==> flow/design.v <==
module subtractor_16bits(
    input [15:0] a,
    input [15:0] b,
    input bin,
    output [15:0] diff,
    output bout
);
    assign {bout, diff} = a - b - bin;
endmodule
module adder_16bits(
    input [15:0] a,
    input [15:0] b,
    input cin,
    output [15:0] sum,
    output cout
);
    assign {cout, sum} = a + b + cin;
endmodule
module multiplier_16bits(
    input [15:0] a,
    input [15:0] b,
    output [31:0] product
);
    assign product = a * b;
endmodule
module divider_16bits(
    input [15:0] dividend,
    input [15:0] divisor,
    output [15:0] quotient,
    output [15:0] remainder
);
    assign quotient = dividend / divisor;
    assign remainder = dividend % divisor;
endmodule
module dff_16bit (
    input      [15:0] d,
    input             clk,
    input             rstn,
    input             en,
    output reg [15:0] q
);
    always @(posedge clk) begin
        if (!rstn)
            q <= 16'b0;
        else if (en)
            q <= d;
    end
endmodule
module unified_computing_system (
    input      [15:0] d_a,           
    input      [15:0] d_b,           
    input      [1:0]  op_code,       
    input             clk,
    input             rstn,
    input             en_a,           
    input             en_b,           
    input             en_result,      
    input             cin,            
    input             bin,            
    output reg [31:0] result,         
    output reg [15:0] remainder,      
    output reg        cout,           
    output reg        bout,           
    output reg        overflow_flag,  
    output reg        error_flag      
);
    wire [15:0] q_a;            
    wire [15:0] q_b;            
    wire [15:0] sum_result;
    wire        sum_cout;
    wire [15:0] diff_result;
    wire        diff_bout;
    wire [31:0] product_result;
    wire [15:0] quotient_result;
    wire [15:0] remainder_result;
    reg [31:0] temp_result;
    reg [15:0] temp_remainder;
    reg        temp_cout;
    reg        temp_bout;
    reg        temp_overflow;
    reg        temp_error;
    dff_16bit register_a_inst (
        .d   (d_a),
        .clk (clk),
        .rstn(rstn),
        .en  (en_a),
        .q   (q_a)
    );
    dff_16bit register_b_inst (
        .d   (d_b),
        .clk (clk),
        .rstn(rstn),
        .en  (en_b),
        .q   (q_b)
    );
    adder_16bits adder_inst (
        .a   (q_a),
        .b   (q_b),
        .cin (cin),
        .sum (sum_result),
        .cout(sum_cout)
    );
    subtractor_16bits subtractor_inst (
        .a    (q_a),
        .b    (q_b),
        .bin  (bin),
        .diff (diff_result),
        .bout (diff_bout)
    );
    multiplier_16bits multiplier_inst (
        .a      (q_a),
        .b      (q_b),
        .product(product_result)
    );
    divider_16bits divider_inst (
        .dividend (q_a),
        .divisor  (q_b),
        .quotient (quotient_result),
        .remainder(remainder_result)
    );
    always @(*) begin
        temp_result = 32'b0;
        temp_remainder = 16'b0;
        temp_cout = 1'b0;
        temp_bout = 1'b0;
        temp_overflow = 1'b0;
        temp_error = 1'b0;
        case(op_code)
            2'b00: begin  
                temp_result = {16'b0, sum_result};
                temp_cout = sum_cout;
                if ((q_a[15] == q_b[15]) && (sum_result[15] != q_a[15])) begin
                    temp_overflow = 1'b1;
                end
            end
            2'b01: begin  
                temp_result = {16'b0, diff_result};
                temp_bout = diff_bout;
                if ((q_a[15] != q_b[15]) && (diff_result[15] != q_a[15])) begin
                    temp_overflow = 1'b1;
                end
            end
            2'b10: begin  
                temp_result = product_result;
                if (product_result[31:16] != 16'b0 && 
                    product_result[31:16] != 16'hFFFF) begin
                    temp_overflow = 1'b1;
                end
            end
            2'b11: begin  
                if (q_b == 16'b0) begin  
                    temp_result = 32'b0;
                    temp_error = 1'b1;
                end else begin
                    temp_result = {16'b0, quotient_result};  
                    temp_remainder = remainder_result;
                end
            end
            default: begin
            end
        endcase
    end
    always @(posedge clk) begin
        if (!rstn) begin
            result <= 32'b0;
            remainder <= 16'b0;
            cout <= 1'b0;
            bout <= 1'b0;
            overflow_flag <= 1'b0;
            error_flag <= 1'b0;
        end
        else if (en_result) begin
            result <= temp_result;
            remainder <= temp_remainder;
            cout <= temp_cout;
            bout <= temp_bout;
            overflow_flag <= temp_overflow;
            error_flag <= temp_error;
        end
    end
endmodule
==> flow/config.mk <==
export PLATFORM = sky130hd
export DESIGN_NAME = unified_computing_system
export DESIGN_NICKNAME = unified_computing_system
export VERILOG_FILES = /design/flow/design.v
export SDC_FILE = /design/flow/constraint.sdc
export NUM_CORES = 4
export LEC_CHECK = 0
export ABC_AREA = 1
export CAP_MARGIN = 20
export CELL_PAD_IN_SITES_GLOBAL_PLACEMENT = 0
export CORE_ASPECT_RATIO = 0.5
export CORE_MARGIN = 2
export CORE_UTILIZATION = 25
export CTS_CLUSTER_DIAMETER = 367
export CTS_CLUSTER_SIZE = 100
export GPL_ROUTABILITY_DRIVEN = 0
export PLACE_DENSITY = 0.81
export SLEW_MARGIN = 0
export TNS_END_PERCENT = 35
==> flow/constraint.sdc <==
create_clock -name core_clock -period 45.5 [get_ports {clk}]
set_input_delay 9.1000 -clock core_clock [delete_from_list [all_inputs] [get_ports {clk}]]
set_output_delay 9.1000 -clock core_clock [all_outputs]
set_load 0.01 [all_outputs]
run.sh (not shown) runs the stock make flow with config.mk's settings and CLKGATE_MAP_FILE=.
The first run ran to the end with no violations.
Rerun with:
==> flow/config.mk (replaced) <==
export PLATFORM = sky130hd
export DESIGN_NAME = unified_computing_system
export DESIGN_NICKNAME = unified_computing_system
export VERILOG_FILES = /design/flow/design.v
export SDC_FILE = /design/flow/constraint.sdc
export NUM_CORES = 4
export LEC_CHECK = 0
export CAP_MARGIN = 20
export CELL_PAD_IN_SITES_GLOBAL_PLACEMENT = 2
export CORE_MARGIN = 2
export CORE_UTILIZATION = 25
export GPL_ROUTABILITY_DRIVEN = 0
export PLACE_DENSITY = 0.81
export SLEW_MARGIN = 20
Effect:
- The changed run ran to the end with no violations
- setup slack is worse by 3300 ps
- maximum frequency fell by 10%
- flip-flop count does not change
- design area fell by 2.9%
- clock skew rose by 9.3 ps
